==> flow/design.v (excerpt) <==
module recon_top_level#(parameter WIDTH = 15)( 
input [WIDTH:0] Xo, Zo , Yo,
input clk,
input ext_reset,
input [1:0] sel,
output [WIDTH:0] mac_out,
output [WIDTH:0] f,
input af_en,
output complete
);
make LEC_CHECK=0 ABC_AREA=1 CAP_MARGIN=20 CORE_MARGIN=2 CORE_UTILIZATION=70 CTS_CLUSTER_SIZE=72 SLEW_MARGIN=20 finish   # period 6.87 ns
run.sh (not shown) runs the stock make flow with config.mk's settings and CLKGATE_MAP_FILE=.
The baseline produced a layout that fails on setup timing.
Change:
--- a/flow/config.mk
+++ b/flow/config.mk
@@ -10,4 +10,4 @@
 export CORE_MARGIN = 2
-export CORE_UTILIZATION = 70
-export CTS_CLUSTER_SIZE = 72
+export CORE_UTILIZATION = 72
+export CTS_CLUSTER_DIAMETER = 400
 export SLEW_MARGIN = 20
==> flow/constraint.sdc (replaced) <==
create_clock -name core_clock -period 2.87 [get_ports {clk}]
set_input_delay 0.5740 -clock core_clock [delete_from_list [all_inputs] [get_ports {clk}]]
set_output_delay 0.5740 -clock core_clock [all_outputs]
set_load 0.01 [all_outputs]
With this change the flow did not get past detailed placement (3_5_place_dp).
Die area shrinks by a few percent.
Synthesized area stays the same.
Synthesized cell count is unchanged.
Change:
--- a/flow/config.mk
+++ b/flow/config.mk
@@ -7,7 +7,5 @@
 export LEC_CHECK = 0
-export ABC_AREA = 1
 export CAP_MARGIN = 20
 export CORE_MARGIN = 2
-export CORE_UTILIZATION = 72
-export CTS_CLUSTER_DIAMETER = 400
+export CORE_UTILIZATION = 40
 export SLEW_MARGIN = 20
==> flow/constraint.sdc (replaced) <==
create_clock -name core_clock -period 5.87 [get_ports {clk}]
set_input_delay 1.1740 -clock core_clock [delete_from_list [all_inputs] [get_ports {clk}]]
set_output_delay 1.1740 -clock core_clock [all_outputs]
set_load 0.01 [all_outputs]
Result: The changed run finished but fails on setup timing; area after synthesis increases by 3.9%; die size increases by 85%; synthesized cell count decreases by 13%.
Change:
--- a/flow/config.mk
+++ b/flow/config.mk
@@ -9,3 +9,3 @@
 export CORE_MARGIN = 2
-export CORE_UTILIZATION = 40
+export CORE_UTILIZATION = 11
 export SLEW_MARGIN = 20
==> flow/constraint.sdc (replaced) <==
create_clock -name core_clock -period 9.1 [get_ports {clk}]
set_input_delay 1.8200 -clock core_clock [delete_from_list [all_inputs] [get_ports {clk}]]
set_output_delay 1.8200 -clock core_clock [all_outputs]
set_load 0.01 [all_outputs]
=> The changed run went through all stages and came out clean. Non-clock buffer count fell by 384. Wire length increases by 0.49%. Utilization goes down by 39 points. Power is lower by 42%.

========
recon_top_level again, from the RTL that the note above started with.
Settings: LEC_CHECK=0, ABC_AREA=1, CAP_MARGIN=20, CORE_MARGIN=6, CORE_UTILIZATION=72, CTS_CLUSTER_DIAMETER=238, CTS_CLUSTER_SIZE=100, GPL_ROUTABILITY_DRIVEN=0, MAX_ROUTING_LAYER=met4, MIN_ROUTING_LAYER=met1, PLACE_DENSITY_LB_ADDON=0.28, SETUP_SLACK_MARGIN=1.63, SLEW_MARGIN=40, TNS_END_PERCENT=35; clock period 12.9 ns.
Change:
- ABC_AREA: 1 -> 0
- CELL_PAD_IN_SITES_DETAIL_PLACEMENT: default -> 2
- CORE_ASPECT_RATIO: default -> 1.14
- CORE_MARGIN: 6 -> 7
- CORE_UTILIZATION: 72 -> 71
- CTS_CLUSTER_DIAMETER: 238 -> 291
- CTS_CLUSTER_SIZE: 100 -> default
- MAX_ROUTING_LAYER: met4 -> default
- MIN_ROUTING_LAYER: met1 -> met2
- PLACE_DENSITY_LB_ADDON: 0.28 -> default
- TNS_END_PERCENT: 35 -> 80
The changed run died in detailed placement.
Die area went up by about 7%.
Synthesized area is higher by about 4%.
Synthesized cell count fell by 13%.
Change:
- ABC_AREA: 0 -> default
- CELL_PAD_IN_SITES_DETAIL_PLACEMENT: 2 -> default
- CORE_ASPECT_RATIO: 1.14 -> default
- CORE_MARGIN: 7 -> 2
- CORE_UTILIZATION: 71 -> 64
- CTS_CLUSTER_DIAMETER: 291 -> default
- GPL_ROUTABILITY_DRIVEN: 0 -> default
- MIN_ROUTING_LAYER: met2 -> default
- SETUP_SLACK_MARGIN: 1.63 -> 1.21
- TNS_END_PERCENT: 80 -> default
- clock period: 12.9 -> 8.5 ns (I/O delays scaled with it)
Outcome: With this change the flow completed with no timing, DRC or antenna violations. Synthesized cell count is unchanged. Area after synthesis does not change. Die size fell by 1.1%.
Change:
- CORE_MARGIN: 2 -> 9
- CORE_UTILIZATION: 64 -> 52
- CTS_CLUSTER_DIAMETER: default -> 311
- CTS_CLUSTER_SIZE: default -> 98
- SETUP_SLACK_MARGIN: 1.21 -> default
- SLEW_MARGIN: 40 -> 20
Effect:
- routed wire length decreases by 1.8%
- final area decreases by 2.5%
- via count decreases by about 4.4%
- die size increases by 40%
- core utilization decreases by 15 points
- worst setup slack loses 50 ps
- total power decreases by 3.4%
- clock skew is about the same
- final cell count increases by about 2.5%

========
== delta ==
recon_top_level again, from the RTL that the note above started with.
make LEC_CHECK=0 CAP_MARGIN=20 CORE_MARGIN=2 CORE_UTILIZATION=65 SLEW_MARGIN=20 finish   # period 6.68 ns
In delta the implementation completed, yet the final layout does not meet the checks, the culprit being negative setup slack.
Relative to delta, the following input files were edited for zinc:
Settings: CORE_UTILIZATION changed from 65 to 68; the clock period (ns, I/O delays scaled along) changed from 6.68 to 6.88.
==> results <==
Utilization in zinc is 1.4 points higher than in delta. Taking delta as the reference, in zinc final standard cell area without fillers went down 1.9%, initial antenna violation count went up 2, final critical-path share of the clock period went down 5.5 points, total placed instance area went down about 0.8%. Core box area: lower on zinc. Relative to delta, routed wire length has increased by about 8% in zinc. zinc completed end to end; final checks failed (negative setup slack). [zinc vs delta] count of clock-buffer cells in the layout: higher in zinc.
Here is what was changed in the inputs of amber compared with zinc.
Settings: CTS_CLUSTER_SIZE: unset -> 99; CORE_UTILIZATION: 68 -> 54; the clock period (ns, I/O delays scaled along): 6.88 -> 7.22.
### Flow results
Number of diodes was lower in zinc than in amber. Although it ran to completion, amber produced a layout that fails the final checks because of negative setup slack. NOTE: via count of the first global-routing pass in amber falls short of that of zinc. Of amber and zinc, it is amber that has the lower final clock period utilization by the worst path. [compare] base=zinc new=amber: met1 usage fell 10 points, count of inserted tapcells climbed 78. amber consumes less power than zinc does. As far as post-synth tally of flip-flops with integrated enable goes, zinc and amber are indistinguishable; the numbers are identical.
Modified inputs, harbor compared to amber
Settings: CTS_CLUSTER_SIZE: 99 -> unset; CORE_UTILIZATION: 54 -> 40; the clock period (ns, I/O delays scaled along): 7.22 -> 8.24.
## What came out
amber: flow complete, layout not clean; failing: negative setup slack
harbor: done, clean on timing, DRC and antenna
Max transition time at the pin with the least slew margin across harbor and amber: amber
Re floorplan row count: harbor and amber aren't equal, and the higher value belongs to harbor.
Number of antenna violations at the first check in global routing, harbor and amber: smaller value in harbor
harbor against amber: count of buffers not belonging to the clock network in the layout down about 25%, setup slack after layout up 760 ps, routed wire length up about 1.2%, total instance count after detailed placement up 133.
Diff amber -> harbor | overall power consumption | down by more than 10%
Changes in maple relative to harbor:
Settings: CORE_UTILIZATION now 66, was 40; the clock period (ns, I/O delays scaled along) now 9.1, was 8.24.
## What came out
[maple vs harbor] met2 wire length: lower in maple. harbor -> maple: net switching power of the design decreased by more than 10%. Compare harbor and maple | worst setup slack lower: harbor. [maple] buffers plus inverters on the worst setup path fell 1 relative to harbor. Delta (maple minus harbor): final estimated routing congestion in global placement has increased; cell count has decreased.
Here is what was changed in the inputs of raven compared with maple.
Settings: swapping 66 for 40 in CORE_UTILIZATION; swapping 9.1 for 8.5 in the clock period (ns, I/O delays scaled along).
Findings:
- What maple reported for non-clock buffer instance count of the final layout has to be multiplied by 1.3 to get the figure for raven.
- Compared raven vs maple, and instance count on the critical path is down in raven.
- The final reports for raven and maple show relative contribution of the clock network to total power lower in the former.
- The higher data arrival time of the critical path of raven and maple is in maple.
- Post-detailed-routing wire length up 3.5% in raven wrt maple
- Post-route clock period utilization (lower): maple
- Looking at total power across both flows, raven is the weaker of the two, with maple ahead.

========
Starting RTL as in the previous note.
// recon_top_level
module recon_top_level#(parameter WIDTH = 15)( 
input [WIDTH:0] Xo, Zo , Yo,
input clk,
input ext_reset,
input [1:0] sel,
output [WIDTH:0] mac_out,
output [WIDTH:0] f,
input af_en,
output complete
);
wire [WIDTH:0] z, coshz, sinhz;
wire reset3;
Neuron #(WIDTH)inneuron(Xo,Yo,Zo,clk,ext_reset, sinhz,coshz,z,reset3,complete,mac_out,af_en);
wire sign_z=z[WIDTH];
wire [WIDTH:0]relu ;
assign relu=sign_z?0:z;
wire [WIDTH:0] ez, ez_1;
add_sub #(WIDTH) adder1(coshz, sinhz, sel[0], ez);
add_sub #(WIDTH) adder2(ez, 16'b0000010000000000, sel[0], ez_1);
wire [WIDTH:0] w2,w3;
wire [WIDTH:0] divisor , dividend;
mux  #(WIDTH)m1(ez, coshz, sel[0], w2);
mux #(WIDTH) m2(ez_1, sinhz, sel[0], w3);
wire [WIDTH:0] div_out;
assign divisor =  {w3[15], (w3[14:0]>>2) };
assign dividend = {w2[15], (w2[14:0]>>2) };
wire [WIDTH:0] X_divout,Y_divout;
recon #(WIDTH) r_div(
 clk,reset3,1'b0,1'b1,
divisor, dividend ,16'b0,
 X_divout , Y_divout , div_out
);
assign f=sel[1]?(sel[0]?mac_out:relu):div_out;  
endmodule
Settings: LEC_CHECK=0, ABC_AREA=1, CAP_MARGIN=20, CELL_PAD_IN_SITES_DETAIL_PLACEMENT=0, CELL_PAD_IN_SITES_GLOBAL_PLACEMENT=2, CORE_MARGIN=2, CORE_UTILIZATION=40, CTS_CLUSTER_DIAMETER=57, CTS_CLUSTER_SIZE=83, GPL_ROUTABILITY_DRIVEN=1, GPL_TIMING_DRIVEN=1, MAX_ROUTING_LAYER=met4, SLEW_MARGIN=20, TNS_END_PERCENT=15; clock period 8.31 ns.
==> next run, changes <==
- CELL_PAD_IN_SITES_DETAIL_PLACEMENT: 0 -> unset
- CELL_PAD_IN_SITES_GLOBAL_PLACEMENT: 2 -> unset
- CORE_UTILIZATION: 40 -> 69
- CTS_CLUSTER_DIAMETER: 57 -> unset
- CTS_CLUSTER_SIZE: 83 -> unset
- GPL_ROUTABILITY_DRIVEN: 1 -> unset
- GPL_TIMING_DRIVEN: 1 -> unset
- MAX_ROUTING_LAYER: met4 -> unset
- TNS_END_PERCENT: 15 -> unset
- clock period: 8.31 -> 4.8 ns (I/O delays scaled with it)
=> Now the flow died in 5_1_grt with GRT-0232; die size is lower by well over a third; synthesized area stays the same; synthesized cell count stays the same.
==> next run, changes <==
- CORE_UTILIZATION: 69 -> 42
- CTS_CLUSTER_DIAMETER: unset -> 311
- CTS_CLUSTER_SIZE: unset -> 98
- clock period: 4.8 -> 8.5 ns (I/O delays scaled with it)
The new run ran to the end with no violations.
Synthesized area stays the same.
Synthesized cell count does not change.
Die size increases by 63%.
==> next run, changes <==
- ABC_AREA: 1 -> unset
- CORE_UTILIZATION: 42 -> 40
- CTS_CLUSTER_DIAMETER: 311 -> unset
- CTS_CLUSTER_SIZE: 98 -> unset
- GPL_TIMING_DRIVEN: unset -> 0
- SLEW_MARGIN: 20 -> 40
What happened: Routed wire length rose by 30%. Cell area rose by 9.9%. Register-to-register slack got worse by 600 ps. Non-clock buffer count rose by 128. Via count rose by 2.9%. Utilization stays flat. Final cell count fell by 5.6%. Clock-buffer cell count fell by 1. Total power rose by 6.5%. Flip-flop count does not change. Setup slack got worse by 450 ps.

========
juniper:
Starting RTL as in the previous note.
Settings: LEC_CHECK=0, ABC_AREA=1, CAP_MARGIN=20, CORE_MARGIN=2, CORE_UTILIZATION=68, CTS_CLUSTER_SIZE=74, HOLD_SLACK_MARGIN=0.29, SETUP_SLACK_MARGIN=1.38, SLEW_MARGIN=20; clock period 4.65 ns.
juniper failed in global routing (5_1_grt) with DPL-0038.
Input changes introduced in willow (baseline for comparison: juniper):
- a deleted HOLD_SLACK_MARGIN that had been 0.29
- a deleted SETUP_SLACK_MARGIN that had been 1.38
- a change of the clock period (ns, I/O delays scaled along) from 4.65 to 5.75
==> results <==
- juniper: it failed during global routing (5_1_grt), and the tool reported DPL-0038.
- willow: complete, dirty (setup timing)
- The total placed cells including tap cells reported for willow is smaller than that of juniper by 113.
- From juniper to willow, area of the die did not move at all.
- Looking only at minimum setup slack after placement, and setting everything else aside, the lower value of willow and juniper goes to juniper.
- As far as post-synthesis share of cell area spent on and, or, nand and nor gates goes, willow and juniper are indistinguishable; the numbers are identical.
Input changes introduced in onyx (baseline for comparison: willow):
- TNS_END_PERCENT now 45, previously not set
- CTS_CLUSTER_SIZE no longer set, was 74
- CORE_UTILIZATION now 72, was 68
- ABC_AREA no longer set, was 1
- the clock period (ns, I/O delays scaled along) now 4.37, was 5.75
- onyx failed in clock tree synthesis (4_1_cts) with DPL-0038.
- On onyx: setup slack after placement is 1980 ps lower than what willow gave.
- Between willow and onyx, the flow reports core footprint decreasing slightly.
- onyx gives more placer congestion estimate than willow did.
- When the final numbers for willow and onyx were put side by side, the area after synthesis turned out to be smaller in willow.
- Diff willow -> onyx: cell count after synthesis went down, half-perimeter wire length of the detailed placement result saw an increase.
- Diff willow -> onyx | post-synthesis sequential area ratio | decrease of 1.0 points
- Chip area went down slightly going from willow to onyx.
--- input diff onyx..xenon ---
- HOLD_SLACK_MARGIN: unset -> -0.05
- CAP_MARGIN: 20 -> 15
- the clock period (ns, I/O delays scaled along): 4.37 -> 5.39
==> comparison <==
As for a clean layout from onyx and xenon, there is none. Status: onyx FAILED at clock tree synthesis (4_1_cts) (tool error). Flow for xenon halted at global routing (5_1_grt), error code GRT-0116. Post-placement cell area was lower in the run labelled xenon. Re total die size: no difference whatsoever between xenon and onyx. xenon: pre-CTS setup slack higher than onyx. From xenon to onyx, floorplan core area did not move at all. Diff onyx..xenon | count of mapped cells out of synthesis | unchanged. Estimated wirelength of the detail-placed design on xenon is down relative to onyx. Changes observed in xenon relative to onyx: synthesized netlist net count stayed essentially flat; final RePlAce weighted congestion rose by 5.1%. For number of synthesized register bits, xenon and onyx come out practically identical. Compared with onyx, in xenon area fraction in full adders, half adders and majority gates ~0 delta; mean instance size in the synthesized netlist ~0 delta.

========
Starting RTL as in the previous note.
Settings: LEC_CHECK=0, ABC_AREA=1, CAP_MARGIN=20, CORE_MARGIN=2, CORE_UTILIZATION=70, CTS_CLUSTER_SIZE=72, SETUP_SLACK_MARGIN=1.53, SLEW_MARGIN=20; clock period 5.08 ns.
The baseline failed in clock tree synthesis (4_1_cts), error DPL-0033.
==> next run, changes <==
Settings changed: HOLD_SLACK_MARGIN set to 0.3, SETUP_SLACK_MARGIN 1.53 to 1.38.
Clock period 5.08 ns to 4.6 ns, I/O delays scaled along.
=> With this change the flow never finished: it broke off in global routing (5_1_grt), error GRT-0116. Synthesized cell count does not change. Area after synthesis is unchanged. Die area is unchanged.

========
Starting RTL as in the previous note.
==> flow/config.mk <==
export PLATFORM = sky130hd
export DESIGN_NAME = recon_top_level
export DESIGN_NICKNAME = recon_top_level
export VERILOG_FILES = /design/flow/design.v
export SDC_FILE = /design/flow/constraint.sdc
export NUM_CORES = 4
export LEC_CHECK = 0
export ABC_AREA = 0
export CAP_MARGIN = 20
export CELL_PAD_IN_SITES_DETAIL_PLACEMENT = 2
export CELL_PAD_IN_SITES_GLOBAL_PLACEMENT = 2
export CORE_ASPECT_RATIO = 1.14
export CORE_MARGIN = 6
export CORE_UTILIZATION = 71
export CTS_CLUSTER_DIAMETER = 291
export GPL_ROUTABILITY_DRIVEN = 0
export GPL_TIMING_DRIVEN = 0
export MIN_ROUTING_LAYER = met2
export PLACE_DENSITY_LB_ADDON = 0.17
export SETUP_SLACK_MARGIN = 1.63
export SLEW_MARGIN = 20
export TNS_END_PERCENT = 80
==> flow/constraint.sdc <==
create_clock -name core_clock -period 12.9 [get_ports {clk}]
set_input_delay 2.5800 -clock core_clock [delete_from_list [all_inputs] [get_ports {clk}]]
set_output_delay 2.5800 -clock core_clock [all_outputs]
set_load 0.01 [all_outputs]
The baseline died in global placement without I/O (3_1_place_gp_skip_io) on FLW-0024.
Edit:
--- a/flow/config.mk
+++ b/flow/config.mk
@@ -9,5 +9,4 @@
 export CAP_MARGIN = 20
 export CELL_PAD_IN_SITES_DETAIL_PLACEMENT = 2
-export CELL_PAD_IN_SITES_GLOBAL_PLACEMENT = 2
 export CORE_ASPECT_RATIO = 1.14
 export CORE_MARGIN = 6
@@ -19,4 +18,4 @@
 export PLACE_DENSITY_LB_ADDON = 0.17
 export SETUP_SLACK_MARGIN = 1.63
-export SLEW_MARGIN = 20
+export SLEW_MARGIN = 35
 export TNS_END_PERCENT = 80
What happened: The new run failed in detailed placement (3_5_place_dp). Synthesized area does not change. Synthesized cell count is unchanged. Die area stays the same.
Edit:
==> flow/config.mk (replaced) <==
export PLATFORM = sky130hd
export DESIGN_NAME = recon_top_level
export DESIGN_NICKNAME = recon_top_level
export VERILOG_FILES = /design/flow/design.v
export SDC_FILE = /design/flow/constraint.sdc
export NUM_CORES = 4
export LEC_CHECK = 0
export ABC_AREA = 1
export CAP_MARGIN = 20
export CORE_ASPECT_RATIO = 0.5
export CORE_MARGIN = 6
export CORE_UTILIZATION = 45
export CTS_CLUSTER_DIAMETER = 246
export CTS_CLUSTER_SIZE = 100
export GPL_ROUTABILITY_DRIVEN = 0
export MIN_ROUTING_LAYER = met1
export PLACE_DENSITY_LB_ADDON = 0.28
export SETUP_SLACK_MARGIN = 0.07
export SLEW_MARGIN = 40
export TNS_END_PERCENT = 35
Outcome: The changed run produced a clean layout; die size increases by 49%; synthesized area falls by 3.7%; synthesized cell count climbs by 15%.
No activity file was given, so power comes from the tool's default toggle rates.
